==> trial 95: inputs <==
==> flow/design.v <==
module control_unit (
    input wire clk,
    input wire reset,
    input wire [3:0] opcode,
    input wire zero_flag,
    input wire carry_flag,
    output reg pc_inc,
    output reg pc_load,
    output reg ir_load,
    output reg acc_load,
    output reg mar_load,
    output reg mdr_load,
    output reg addr_sel,
    output reg mem_write
);
    localparam [2:0] 
        FETCH     = 3'b000,
        DECODE    = 3'b001,
        EXECUTE   = 3'b010,
        MEM_READ  = 3'b011,
        MEM_WRITE = 3'b100;
    reg [2:0] current_state, next_state;
    always @(posedge clk or posedge reset) begin
        if (reset)
            current_state <= FETCH;
        else
            current_state <= next_state;
    end
    always @(*) begin
        next_state = current_state;  
        case (current_state)
            FETCH: next_state = DECODE;
            DECODE: next_state = EXECUTE;
            EXECUTE: begin
                case (opcode)
                    4'b0001, 4'b0010, 4'b0011: next_state = MEM_READ;  
                    4'b0100: next_state = MEM_READ;   
                    4'b0101: next_state = MEM_WRITE;  
                    4'b1001: next_state = FETCH;      
                    4'b1010: next_state = FETCH;      
                    4'b1011: next_state = FETCH;      
                    default: next_state = FETCH;
                endcase
            end
            MEM_READ: next_state = FETCH;
            MEM_WRITE: next_state = FETCH;
            default: next_state = FETCH;
        endcase
    end
always @(*) begin
    pc_inc = 1'b0;
    pc_load = 1'b0;
    ir_load = 1'b0;
    acc_load = 1'b0;
    mar_load = 1'b0;
    mdr_load = 1'b0;
    addr_sel = 1'b0;
    mem_write = 1'b0;
    case (current_state)
        FETCH: begin
            pc_inc = 1'b1;
            ir_load = 1'b1;
        end
        DECODE: begin
            mar_load = 1'b1;
        end
        EXECUTE: begin
            case (opcode)
                4'b0101: begin   
                    mdr_load = 1'b1;
                end
                4'b0110: begin   
                    acc_load = 1'b1;
                end
                4'b0111: begin   
                    acc_load = 1'b1;
                end
                4'b1000: begin   
                    acc_load = 1'b1;
                end
                4'b1001: begin   
                    pc_load = 1'b1;
                end
                4'b1010: begin   
                    pc_load = zero_flag;
                end
                4'b1011: begin   
                    pc_load = carry_flag;
                end
                default: begin   
                end
            endcase
        end
        MEM_READ: begin   
            addr_sel = 1'b1;
            acc_load = 1'b1;
        end
        MEM_WRITE: begin
            addr_sel = 1'b1;
            mem_write = 1'b1;
        end
    endcase
end
endmodule
module datapath (
    input wire clk,
    input wire reset,
    input wire [7:0] data_in,
    input wire pc_inc,
    input wire pc_load,
    input wire ir_load,
    input wire acc_load,
    input wire mar_load,
    input wire mdr_load,
    input wire addr_sel,
    output reg [7:0] instruction,
    output reg [3:0] opcode,
    output reg [3:0] operand,
    output reg [7:0] alu_result,
    output reg zero_flag,
    output reg carry_flag,
    output reg [7:0] data_out,
    output reg [7:0] address
);
    reg [7:0] pc;         
    reg [7:0] acc;        
    reg [7:0] mar;        
    reg [7:0] mdr;        
    reg       carry;      
    reg [8:0] alu_temp;   
    always @(posedge clk or posedge reset) begin
        if (reset)
            instruction <= 8'b0;
        else if (ir_load)
            instruction <= data_in;
    end
    always @(*) begin
        opcode = instruction[7:4];
        operand = instruction[3:0];
    end
    always @(posedge clk or posedge reset) begin
        if (reset)
            pc <= 8'b0;
        else if (pc_load)
            pc <= {4'b0, operand};   
        else if (pc_inc)
            pc <= pc + 1;            
    end
    always @(posedge clk or posedge reset) begin
        if (reset) begin
            acc <= 8'b0;
            carry <= 1'b0;
        end else if (acc_load) begin
            acc <= alu_result;
            carry <= alu_temp[8];
        end
    end
    always @(posedge clk or posedge reset) begin
        if (reset)
            mar <= 8'b0;
        else if (mar_load)
            mar <= {4'b0, operand};  
    end
    always @(posedge clk or posedge reset) begin
        if (reset)
            mdr <= 8'b0;
        else if (mdr_load)
            mdr <= acc;  
    end
    always @(*) begin
        alu_temp = 9'b0;
        case (opcode)
            4'b0001: alu_temp = {1'b0, acc} + {1'b0, data_in};  
            4'b0010: alu_temp = {1'b0, acc} - {1'b0, data_in};  
            4'b0011: alu_temp = acc & data_in;                  
            4'b0100: alu_temp = data_in;                        
            4'b0110: alu_temp = ~{1'b0, acc};                   
            4'b0111: alu_temp = {acc, 1'b0};                    
            4'b1000: alu_temp = {1'b0, acc[7:1]};               
            default: alu_temp = {1'b0, acc};
        endcase
        alu_result = alu_temp[7:0];
        carry_flag = carry;
        zero_flag = (acc == 8'b0);
    end
    always @(*) begin
        data_out = mdr;
        address = (addr_sel) ? mar : pc;
    end
endmodule
module cpu_8bit (
    input wire clk,
    input wire reset,
    input wire [7:0] data_in,
    output wire [7:0] data_out,
    output wire [7:0] address,
    output wire mem_write
);
    wire [7:0] instruction;
    wire [3:0] opcode;
    wire [3:0] operand;
    wire [7:0] alu_result;
    wire zero_flag;
    wire carry_flag;
    wire pc_inc;
    wire pc_load;
    wire ir_load;
    wire acc_load;
    wire mar_load;
    wire mdr_load;
    wire addr_sel;
    control_unit ctrl (
        .clk(clk),
        .reset(reset),
        .opcode(opcode),
        .zero_flag(zero_flag),
        .carry_flag(carry_flag),
        .pc_inc(pc_inc),
        .pc_load(pc_load),
        .ir_load(ir_load),
        .acc_load(acc_load),
        .mar_load(mar_load),
        .mdr_load(mdr_load),
        .addr_sel(addr_sel),
        .mem_write(mem_write)
    );
    datapath dp (
        .clk(clk),
        .reset(reset),
        .data_in(data_in),
        .pc_inc(pc_inc),
        .pc_load(pc_load),
        .ir_load(ir_load),
        .acc_load(acc_load),
        .mar_load(mar_load),
        .mdr_load(mdr_load),
        .addr_sel(addr_sel),
        .instruction(instruction),
        .opcode(opcode),
        .operand(operand),
        .alu_result(alu_result),
        .zero_flag(zero_flag),
        .carry_flag(carry_flag),
        .data_out(data_out),
        .address(address)
    );
endmodule
==> flow/run.sh <==
#!/bin/bash
# the make line also repeats each setting of config.mk as NAME=value (left out here)
make -C /OpenROAD-flow-scripts/flow DESIGN_CONFIG=/design/flow/config.mk WORK_HOME=/design/flow/orfs CLKGATE_MAP_FILE= finish
==> flow/config.mk <==
export PLATFORM = sky130hd
export DESIGN_NAME = cpu_8bit
export DESIGN_NICKNAME = cpu_8bit
export VERILOG_FILES = /design/flow/design.v
export SDC_FILE = /design/flow/constraint.sdc
export NUM_CORES = 4
export LEC_CHECK = 0
export ABC_AREA = 1
export CAP_MARGIN = 20
export CORE_ASPECT_RATIO = 1.35
export CORE_MARGIN = 2
export CORE_UTILIZATION = 72
export CTS_CLUSTER_DIAMETER = 172
export CTS_CLUSTER_SIZE = 99
export SLEW_MARGIN = 20
==> flow/constraint.sdc <==
create_clock -name core_clock -period 2.62 [get_ports {clk}]
set_input_delay 0.5240 -clock core_clock [delete_from_list [all_inputs] [get_ports {clk}]]
set_output_delay 0.5240 -clock core_clock [all_outputs]
set_load 0.01 [all_outputs]
==> inputs of trial 97, as changes to trial 95 <==
ABC_AREA = default   (was 1)
CORE_ASPECT_RATIO = default   (was 1.35)
CORE_UTILIZATION = 40   (was 72)
CTS_CLUSTER_DIAMETER = default   (was 172)
CTS_CLUSTER_SIZE = default   (was 99)
==> flow/constraint.sdc (replaced) <==
create_clock -name core_clock -period 3.24 [get_ports {clk}]
set_input_delay 0.6480 -clock core_clock [delete_from_list [all_inputs] [get_ports {clk}]]
set_output_delay 0.6480 -clock core_clock [all_outputs]
set_load 0.01 [all_outputs]
==> comparison table <==
Outcome: trial 97 no timing/DRC/antenna violations; trial 95 complete, but fails checks
Reasons for failing layout checks: trial 97 -; trial 95 setup timing
Total routed wirelength: trial 97 7170 um; trial 95 11200 um
Placement-stage worst setup slack: trial 97 169 ps; trial 95 -343 ps
Average via count per standard cell: trial 97 5.51; trial 95 7.12
Net switching share of the total power: trial 97 45.2%; trial 95 52.4%
Total number of warnings across the stage logs: trial 97 27; trial 95 29
Chip Area: trial 97 0.00784 mm2; trial 95 0.00437 mm2
Via count: trial 97 2357; trial 95 3512
Cell Type Count: trial 97 58; trial 95 34
Die extent in y: trial 97 88.5 um; trial 95 76.1 um
DP Wirelength: trial 97 5350 um; trial 95 5570 um
Clock network area share: trial 97 2.44%; trial 95 3.17%
Share of the synthesized area in the top cell type: trial 97 35.0%; trial 95 36.1%
Reg-to-reg slack, setup: trial 97 580 ps; trial 95 -80 ps
First-pass iteration count of the detailed router: trial 97 4; trial 95 11
Syn-to-layout area delta: trial 97 16.5%; trial 95 26.5%
Total power draw: trial 97 3.22 mW; trial 95 4.79 mW
Post-DP Area: trial 97 0.00325 mm2; trial 95 0.00321 mm2
Nets: trial 97 354; trial 95 472
Amount of wire on met2 after detailed routing: trial 97 3160 um; trial 95 4940 um
Met1 Wirelength: trial 97 3430 um; trial 95 3360 um
Most numerous cell in the Yosys netlist: trial 97 dfrtp_1; trial 95 nand2_1
Share of total power in the clock network: trial 97 10.3%; trial 95 11.0%
WL/cell: trial 97 16.7 um; trial 95 22.7 um
Register share of the cell area: trial 97 30.1%; trial 95 28.5%
Cell type of the slowest stage on the worst timing path: trial 97 dfrtp_1; trial 95 o21ai_0
Vias in the first global route: trial 97 2393; trial 95 2893
Power is estimated from default activity; no workload was simulated.
